==> inputs of 02-18 <==
==> flow/design.v <==
module SNN(
	clk,
	rst_n,
	in_valid,
	img,
	ker,
	weight,
	out_valid,
	out_data
);
input clk;
input rst_n;
input in_valid;
input [7:0] img;
input [7:0] ker;
input [7:0] weight;
output reg out_valid;
output reg [9:0] out_data;
genvar x, y;
reg [6:0] count_in;
wire [2:0] count_in_x;
wire [1:0] count_in_y;
wire [2:0] count_row;
reg [7:0] image[2:0][5:0];
reg [7:0] kernel[8:0];
reg [7:0] fc_weight[3:0];
reg conv_in_valid;
wire conv_out_valid;
reg [63:0] next_conv_in;
reg [71:0] conv_in;
wire [19:0] conv_out;
wire [7:0] conv_quantize_out;
wire conv_quantize_out_valid;
wire [7:0] max_pool_out;
wire max_pool_out_valid;
wire [16:0] fc_out_1;
wire [16:0] fc_out_2;
wire fc_out_valid;
wire [7:0] fc_quantization_out_1;
wire [7:0] fc_quantization_out_2;
wire fc_quantization_out_valid;
wire [9:0] l1_out;
wire l1_out_valid;
assign count_in_x = count_in % 'd6;
assign count_in_y = (count_in / 'd6) % 'd3;
assign count_row = (count_in / 'd6) % 'd6;
always@(posedge clk or negedge rst_n) begin
	if(!rst_n)
		count_in <= 0;
	else if(in_valid)
		count_in <= count_in + 1;
	else
		count_in <= 0;
end
generate
for(x=0;x<6;x=x+1) begin
	for(y=0;y<3;y=y+1) begin
		always@(posedge clk) begin
			if(x == count_in_x && count_in_y == y)
				image[y][x] <= img;
			else
				image[y][x] <= image[y][x];
		end
	end
end
for(x=0;x<9;x=x+1) begin
	always@(posedge clk) begin
		if(x == count_in)
			kernel[x] <= ker;
		else
			kernel[x] <= kernel[x];
	end
end
for(x=0;x<4;x=x+1) begin
	always@(posedge clk) begin
		if(in_valid && x == count_in)
			fc_weight[x] <= weight;
		else
			fc_weight[x] <= fc_weight[x];
	end
end
endgenerate
wire [23:0] row1;
wire [23:0] row2;
wire [23:0] row3;
assign row1 = {image[0][count_in_x],image[0][count_in_x-1],image[0][count_in_x-2]};
assign row2 = {image[1][count_in_x],image[1][count_in_x-1],image[1][count_in_x-2]};
assign row3 = {image[2][count_in_x],image[2][count_in_x-1],image[2][count_in_x-2]};
always@(*) begin
	case(count_in_y)
	'd2: next_conv_in = {row3[15:0],row2,row1};
	'd0: next_conv_in = {row1[15:0],row3,row2};
	'd1: next_conv_in = {row2[15:0],row1,row3};
	default: next_conv_in = 0;
	endcase
end
always@(*) begin
	if(count_row > 1 && count_in_x > 1)
		conv_in = {img,next_conv_in};
	else
		conv_in = 0;
end
always@(*) begin
	conv_in_valid = count_row > 1 && count_in_x > 1;
end
conv c1(
	.rst_n(rst_n),
	.clk(clk),
	.clk_valid(clk),
	.in_valid(conv_in_valid),
	.kernel({kernel[8],kernel[7],kernel[6],kernel[5],kernel[4],kernel[3],kernel[2],kernel[1],kernel[0]}),
	.image(conv_in),
	.out_valid(conv_out_valid),
	.out(conv_out)
);
quatization_1 q1(
	.rst_n(rst_n),
	.clk(clk),
	.in_valid(conv_out_valid),
	.in(conv_out),
	.out(conv_quantize_out),
	.out_valid(conv_quantize_out_valid)
);
max_pool m1(
	.rst_n(rst_n),
	.clk(clk),
	.in_valid(conv_quantize_out_valid),
	.in(conv_quantize_out),
	.out(max_pool_out),
	.out_valid(max_pool_out_valid)
);
fully_connect fc1(
	.rst_n(rst_n),
	.clk(clk),
	.in_valid(max_pool_out_valid),
	.in(max_pool_out),
	.weight({fc_weight[3],fc_weight[2],fc_weight[1],fc_weight[0]}),
	.out_1(fc_out_1),
	.out_2(fc_out_2),
	.out_valid(fc_out_valid)
);
quatization_2 q2(
	.rst_n(rst_n),
	.clk(clk),
	.in_valid(fc_out_valid),
	.in_1(fc_out_1),
	.in_2(fc_out_2),
	.out_1(fc_quantization_out_1),
	.out_2(fc_quantization_out_2),
	.out_valid(fc_quantization_out_valid)
);
L1_distance l1(
	.rst_n(rst_n),
	.clk(clk),
	.in_valid(fc_quantization_out_valid),
	.in_1(fc_quantization_out_1),
	.in_2(fc_quantization_out_2),
	.out(l1_out),
	.out_valid(l1_out_valid)
);
always@(posedge clk or negedge rst_n) begin
	if(!rst_n) begin
		out_data <= 0;
	end
	else if(l1_out_valid)
		out_data <= l1_out;
	else
		out_data <= 0;
end
always@(posedge clk or negedge rst_n) begin
	if(!rst_n) begin
		out_valid <= 0;
	end
	else
		out_valid <= l1_out_valid;
end
endmodule
module conv(
	input rst_n,
	input clk,
	input clk_valid,
	input in_valid,
	input [71:0] kernel,
	input [71:0] image,
	output reg out_valid,
	output reg [19:0] out
);
wire [15:0] mult_out[8:0];
genvar gen_conv;
generate
for(gen_conv=0;gen_conv<9;gen_conv=gen_conv+1)
	assign mult_out[gen_conv] = kernel[(gen_conv*8)+7:(gen_conv*8)] * image[(gen_conv*8)+7:(gen_conv*8)];
endgenerate
wire [19:0] next_out;
assign next_out = ( (mult_out[0] + mult_out[1]) + (mult_out[2] + mult_out[3]) ) + ( (mult_out[4] + mult_out[5]) + (mult_out[6] + mult_out[7]) + mult_out[8]);
always@(posedge clk) begin
	if(in_valid)
		out <= next_out;
	else
		out <= out;
end
always@(posedge clk_valid or negedge rst_n) begin
	if(!rst_n)
		out_valid <= 0;
	else
		out_valid <= in_valid;
end
endmodule
module quatization_1(
	input rst_n,
	input clk,
	input in_valid,
	input [19:0] in,
	output reg [7:0] out,
	output reg out_valid
);
wire [7:0] next_out;
assign next_out = in / 'd2295;
always@(*) begin
	out = next_out;
end
always@(*) begin
	out_valid = in_valid;
end
endmodule
module max_pool(
	input rst_n,
	input clk,
	input in_valid,
	input [7:0] in,
	output reg [7:0] out,
	output reg out_valid
);
reg [2:0] count_in;
reg [7:0] temp1;
reg [7:0] temp2;
wire [7:0] next_temp;
reg [7:0] cmp_in;
always@(posedge clk or negedge rst_n) begin
	if(!rst_n)
		count_in <= 0;
	else if(in_valid)
		count_in <= count_in + 1;
	else
		count_in <= count_in;
end
always@(posedge clk) begin
	if(in_valid && count_in == 0)
		temp1 <= in;
	else if(in_valid && (count_in == 'd1 || count_in == 'd4))
		temp1 <= next_temp;
	else
		temp1 <= temp1;
end
always@(posedge clk) begin
	if(in_valid && count_in == 'd2)
		temp2 <= in;
	else if(in_valid && (count_in == 'd3 || count_in == 'd6))
		temp2 <= next_temp;
	else
		temp2 <= temp2;
end
always@(*) begin
	case(count_in)
	'd1,'d4,'d5: cmp_in = temp1;
	'd3,'d6,'d7: cmp_in = temp2;
	default: cmp_in = temp1;
	endcase
end
assign next_temp = (cmp_in > in) ? cmp_in : in;
always@(posedge clk) begin
	if(count_in == 'd5 || count_in == 'd7)
		out <= next_temp;
	else
		out <= out;
end
always@(posedge clk or negedge rst_n) begin
	if(!rst_n)
		out_valid <= 0;
	else
		out_valid <= (count_in == 'd5 || count_in == 'd7) && in_valid;
end
endmodule
module fully_connect(
	input rst_n,
	input clk,
	input in_valid,
	input [7:0] in,
	input [31:0] weight,
	output reg [16:0] out_1,
	output reg [16:0] out_2,
	output reg out_valid
);
reg count_in;
wire [15:0] mul_out_1;
wire [15:0] mul_out_2;
reg [7:0] mul_in_1;
reg [7:0] mul_in_2;
reg [15:0] temp1;
reg [15:0] temp2;
always@(posedge clk or negedge rst_n) begin
	if(!rst_n)
		count_in <= 0;
	else if(in_valid)
		count_in <= ~count_in;
	else
		count_in <= count_in;
end
always@(*) begin
	case(count_in)
	'd0: mul_in_1 = weight[7:0];
	'd1: mul_in_1 = weight[23:16];
	endcase
end
always@(*) begin
	case(count_in)
	'd0: mul_in_2 = weight[15:8];
	'd1: mul_in_2 = weight[31:24];
	endcase
end
assign mul_out_1 = mul_in_1 * in;
assign mul_out_2 = mul_in_2 * in;
always@(posedge clk) begin
	if(in_valid)
		temp1 <= mul_out_1;
	else
		temp1 <= temp1;
end
always@(posedge clk) begin
	if(in_valid)
		temp2 <= mul_out_2;
	else
		temp2 <= temp2;
end
always@(*) begin
	if(in_valid && count_in)
		out_1 = mul_out_1 + temp1;
	else
		out_1 = 0;
end
always@(*) begin
	if(in_valid && count_in)
		out_2 = mul_out_2 + temp2;
	else
		out_2 = 0;
end
always@(*) begin
	out_valid = in_valid && count_in;
end
endmodule
module quatization_2(
	input rst_n,
	input clk,
	input in_valid,
	input [16:0] in_1,
	input [16:0] in_2,
	output reg [7:0] out_1,
	output reg [7:0] out_2,
	output reg out_valid
);
always@(*) begin
	out_1 = in_1 / 'd510;
end
always@(*) begin
	out_2 = in_2 / 'd510;
end
always@(*) begin
	out_valid = in_valid;
end
endmodule
module L1_distance(
	input rst_n,
	input clk,
	input in_valid,
	input [7:0] in_1,
	input [7:0] in_2,
	output reg [9:0] out,
	output reg out_valid
);
reg [1:0] count_in;
reg [7:0] temp [3:0];
wire [7:0] next_temp[3:0];
always@(posedge clk or negedge rst_n) begin
	if(!rst_n)
		count_in <= 0;
	else if(in_valid)
		count_in <= count_in + 1;
	else
		count_in <= count_in;
end
always@(posedge clk) begin
	if(in_valid && count_in == 0) begin
		temp[0] <= in_1;
		temp[1] <= in_2;
	end
	else if(in_valid && count_in == 'd1) begin
		temp[2] <= in_1;
		temp[3] <= in_2;
	end
	else begin
		temp[0] <= temp[0];
		temp[1] <= temp[1];
		temp[2] <= temp[2];
		temp[3] <= temp[3];
	end
end
reg [7:0] adder_in_1;
reg [7:0] adder_in_2;
reg [7:0] adder_in_3;
reg [7:0] adder_in_4;
always@(*) begin
	if(count_in == 'd2) begin
		adder_in_1 = (temp[0] > in_1) ? temp[0] - in_1 : in_1 - temp[0];
		adder_in_2 = (temp[1] > in_2) ? temp[1] - in_2 : in_2 - temp[1];
	end
	else begin
		adder_in_1 = 0;
		adder_in_2 = 0;
	end
end
always@(*) begin
	if(count_in == 'd3) begin
		adder_in_3 = (temp[2] > in_1) ? temp[2] - in_1 : in_1 - temp[2];
		adder_in_4 = (temp[3] > in_2) ? temp[3] - in_2 : in_2 - temp[3];
	end
	else begin
		adder_in_3 = 0;
		adder_in_4 = 0;
	end
end
wire [7:0] real_adder_in_1;
wire [7:0] real_adder_in_2;
assign real_adder_in_1 = (count_in == 'd3) ? adder_in_3 : adder_in_1;
assign real_adder_in_2 = (count_in == 'd3) ? adder_in_4 : adder_in_2;
wire [8:0] adder_out;
assign adder_out = real_adder_in_1 + real_adder_in_2;
reg [8:0] temp_out;
always@(posedge clk) begin
	if(count_in == 'd2)
		temp_out <= adder_out;
	else
		temp_out <= temp_out;
end
wire [9:0] sum;
wire [9:0] next_out;
assign sum = adder_out + temp_out;
assign next_out = (sum > 'd15) ? sum : 0;
always@(*) begin
	out = next_out;
end
always@(*) begin
	out_valid = count_in == 'd3 && in_valid;
end
endmodule
==> flow/run.sh <==
#!/bin/bash
# the make line also repeats each setting of config.mk as NAME=value (left out here)
make -C /OpenROAD-flow-scripts/flow DESIGN_CONFIG=/design/flow/config.mk WORK_HOME=/design/flow/orfs CLKGATE_MAP_FILE= finish
==> flow/config.mk <==
export PLATFORM = sky130hd
export DESIGN_NAME = SNN
export DESIGN_NICKNAME = SNN
export VERILOG_FILES = /design/flow/design.v
export SDC_FILE = /design/flow/constraint.sdc
export NUM_CORES = 4
export LEC_CHECK = 0
export ABC_AREA = 1
export CAP_MARGIN = 20
export CELL_PAD_IN_SITES_GLOBAL_PLACEMENT = 0
export CORE_MARGIN = 2
export CORE_UTILIZATION = 68
export CTS_CLUSTER_DIAMETER = 30
export CTS_CLUSTER_SIZE = 33
export GPL_TIMING_DRIVEN = 1
export MAX_ROUTING_LAYER = met4
export SLEW_MARGIN = 20
export TNS_END_PERCENT = 35
==> flow/constraint.sdc <==
create_clock -name core_clock -period 15.6 [get_ports {clk}]
set_input_delay 3.1200 -clock core_clock [delete_from_list [all_inputs] [get_ports {clk}]]
set_output_delay 3.1200 -clock core_clock [all_outputs]
set_load 0.01 [all_outputs]
==> inputs of 06-06, as changes to 02-18 <==
- ABC_AREA: 1 -> not set
- CELL_PAD_IN_SITES_GLOBAL_PLACEMENT: 0 -> not set
- CORE_MARGIN: 2 -> 4
- CORE_UTILIZATION: 68 -> 23
- CTS_CLUSTER_DIAMETER: 30 -> not set
- CTS_CLUSTER_SIZE: 33 -> not set
- GPL_TIMING_DRIVEN: 1 -> not set
- MAX_ROUTING_LAYER: met4 -> not set
- PLACE_DENSITY: not set -> 0.85
- TNS_END_PERCENT: 35 -> not set
==> flow/constraint.sdc (replaced) <==
create_clock -name core_clock -period 17.0 [get_ports {clk}]
set_input_delay 3.4000 -clock core_clock [delete_from_list [all_inputs] [get_ports {clk}]]
set_output_delay 3.4000 -clock core_clock [all_outputs]
set_load 0.01 [all_outputs]
==> results <==
HPWL after DPL: 02-18 174 mm; 06-06 139 mm
Floorplan die width: 02-18 292 um; 06-06 507 um
Part of the Yosys area used for sequential elements: 02-18 20.7%; 06-06 20.3%
Total cell area at the placement stage: 02-18 61900 um2; 06-06 61800 um2
Post-CTS setup buffer count: 02-18 22; 06-06 0
H-tree Lvls: 02-18 3; 06-06 2
Run status: 02-18 did not finish; 06-06 no timing/DRC/antenna violations
Failing step: 02-18 global routing (5_1_grt); 06-06 -
Die Ht: 02-18 292 um; 06-06 507 um
Area fraction in mux cells: 02-18 0.454%; 06-06 2.01%
Net count of the mapped netlist: 02-18 8406; 06-06 7486
Standard-cell row count: 02-18 105; 06-06 182
Worst setup slack before clock tree synthesis: 02-18 -0.710 ns; 06-06 -0.384 ns
Post-cts repair resize count: 02-18 172; 06-06 10
TritonCTS buffer count: 02-18 97; 06-06 43
Simple-gate share of the synthesized area: 02-18 21.1%; 06-06 17.1%
Yosys cell count: 02-18 7282; 06-06 6362
Fa+ha+maj area frac: 02-18 32.0%; 06-06 31.6%
